## DMAC
module DMAC #(
    parameter AXI_ID_WD   = 2,
    parameter AXI_DATA_WD = 32,
    parameter AXI_ADDR_WD = 32,
    parameter AXI_STRB_WD = 4
)(
    input                      AXI_ACLK,
    input                      AXI_ARESETN,    
    input                      cmd_valid,
    input  [AXI_ADDR_WD-1 : 0] cmd_addr,
    input  [AXI_ID_WD-1   : 0] cmd_id,
    input  [1 : 0]             cmd_burst,
    input  [2 : 0]             cmd_size,
    input  [AXI_ADDR_WD-1 : 0] cmd_len,
    output                     cmd_ready,
    output                     cmd_abort,
    output [AXI_ADDR_WD-1 : 0] AXI_AWADDR,
    output [AXI_ID_WD-1   : 0] AXI_AWID,
    output [1 : 0]             AXI_AWBURST,
    output [2 : 0]             AXI_AWSIZE,
    output [7 : 0]             AXI_AWLEN,
    output                     AXI_AWVALID,
    input                      AXI_AWREADY,
    output [AXI_DATA_WD-1 : 0] AXI_WDATA,
    output [AXI_STRB_WD-1 : 0] AXI_WSTRB,
    output                     AXI_WLAST,
    output                     AXI_WVALID,
    input                      AXI_WREADY,
    input  [AXI_ID_WD-1   : 0] AXI_BID,
    input  [1 : 0]             AXI_BRESP,
    input                      AXI_BVALID,
    output                     AXI_BREADY,
    output [AXI_ADDR_WD-1 : 0] AXI_ARADDR,
    output [AXI_ID_WD-1   : 0] AXI_ARID,
    output [1 : 0]             AXI_ARBURST,
    output [2 : 0]             AXI_ARSIZE,
    output [7 : 0]             AXI_ARLEN,
    output                     AXI_ARVALID,
    input                      AXI_ARREADY,
    input  [AXI_DATA_WD-1 : 0] AXI_RDATA,
    input                      AXI_RLAST,
    input  [AXI_ID_WD-1   : 0] AXI_RID,
    input  [1 : 0]             AXI_RRESP,
  ...
For scale: about 1900 cells after synthesis, roughly 340 flip-flops, roughly 18000 um^2 of cells after synthesis.
Settings: LEC_CHECK=0, CAP_MARGIN=20, CELL_PAD_IN_SITES_GLOBAL_PLACEMENT=2, CORE_MARGIN=9, CORE_UTILIZATION=65, GPL_ROUTABILITY_DRIVEN=0, MAX_ROUTING_LAYER=met5, MIN_ROUTING_LAYER=met1, PLACE_DENSITY_LB_ADDON=0.09, SETUP_SLACK_MARGIN=0.76, SLEW_MARGIN=35; clock period 3.1 ns.
run.sh (not shown) runs the stock make flow with config.mk's settings and CLKGATE_MAP_FILE=.
The first run did not get past global placement without I/O (3_1_place_gp_skip_io).
Then changed:
CELL_PAD_IN_SITES_GLOBAL_PLACEMENT = default   (was 2)
CORE_MARGIN = 2   (was 9)
CORE_UTILIZATION = 40   (was 65)
GPL_ROUTABILITY_DRIVEN = default   (was 0)
MAX_ROUTING_LAYER = default   (was met5)
MIN_ROUTING_LAYER = default   (was met1)
PLACE_DENSITY_LB_ADDON = default   (was 0.09)
SETUP_SLACK_MARGIN = default   (was 0.76)
SLEW_MARGIN = 20   (was 35)
clock period = 4.73 ns   (was 3.1 ns; I/O delays follow)
What happened:
- With this change the flow completed with no timing, DRC or antenna violations
- die size rose by 37%
- synthesized area does not change
- synthesized cell count stays the same
Then changed:
CORE_UTILIZATION = 63   (was 40)
CTS_CLUSTER_SIZE = 93   (was default)
clock period = 5.63 ns   (was 4.73 ns; I/O delays follow)
Result: First-iteration DRC count decreases by 4.5%; cell count goes down by 8.4%; die size shrinks by 36%; final area is lower by 1.4%; critical path depth climbs by 2; register-to-register slack improves by 0.83 ns; via count rises by 2.6%; worst hold slack is about the same; wire length shrinks by 7.3%; utilization goes up by 27 points.
Then changed:
CELL_PAD_IN_SITES_DETAIL_PLACEMENT = 1   (was default)
CORE_UTILIZATION = 32   (was 63)
CTS_CLUSTER_SIZE = default   (was 93)
clock period = 6.5 ns   (was 5.63 ns; I/O delays follow)
What happened:
- clock skew came out higher by 0.022 ns
- register-to-register slack gains 0.11 ns
- design area increases by 2.7%
- non-clock buffer count is lower by 1
- power fell by 9.8%
- synthesized area does not change
- global-route usage goes down by 11 points
- die area went up by 94%
- flip-flop count does not change
Then changed:
CELL_PAD_IN_SITES_DETAIL_PLACEMENT = default   (was 1)
CORE_UTILIZATION = 68   (was 32)
CTS_CLUSTER_SIZE = 37   (was default)
clock period = 2.94 ns   (was 6.5 ns; I/O delays follow)
Effect: The new run reached the layout checks and failed them: negative setup slack; power rose by 130%; count of clock-buffer cells in the layout fell by 2; worst setup slack loses 2.0 ns.
Then changed:
CORE_UTILIZATION = 40   (was 68)
CTS_CLUSTER_SIZE = default   (was 37)
clock period = 3.97 ns   (was 2.94 ns; I/O delays follow)
Result: With this change the flow went through all stages and came out clean. Fmax falls by 5.4%. Total power falls by 31%. Non-clock buffer count falls by 203. Final area falls by 7.0%. Cell count rises by 2.7%. Register-to-register slack gets better by 0.83 ns. Global-route usage falls by 19 points. Worst setup slack gets better by 0.83 ns. Die area rises by 68%. Area after synthesis does not change.
No activity file was given, so power comes from the tool's default toggle rates.
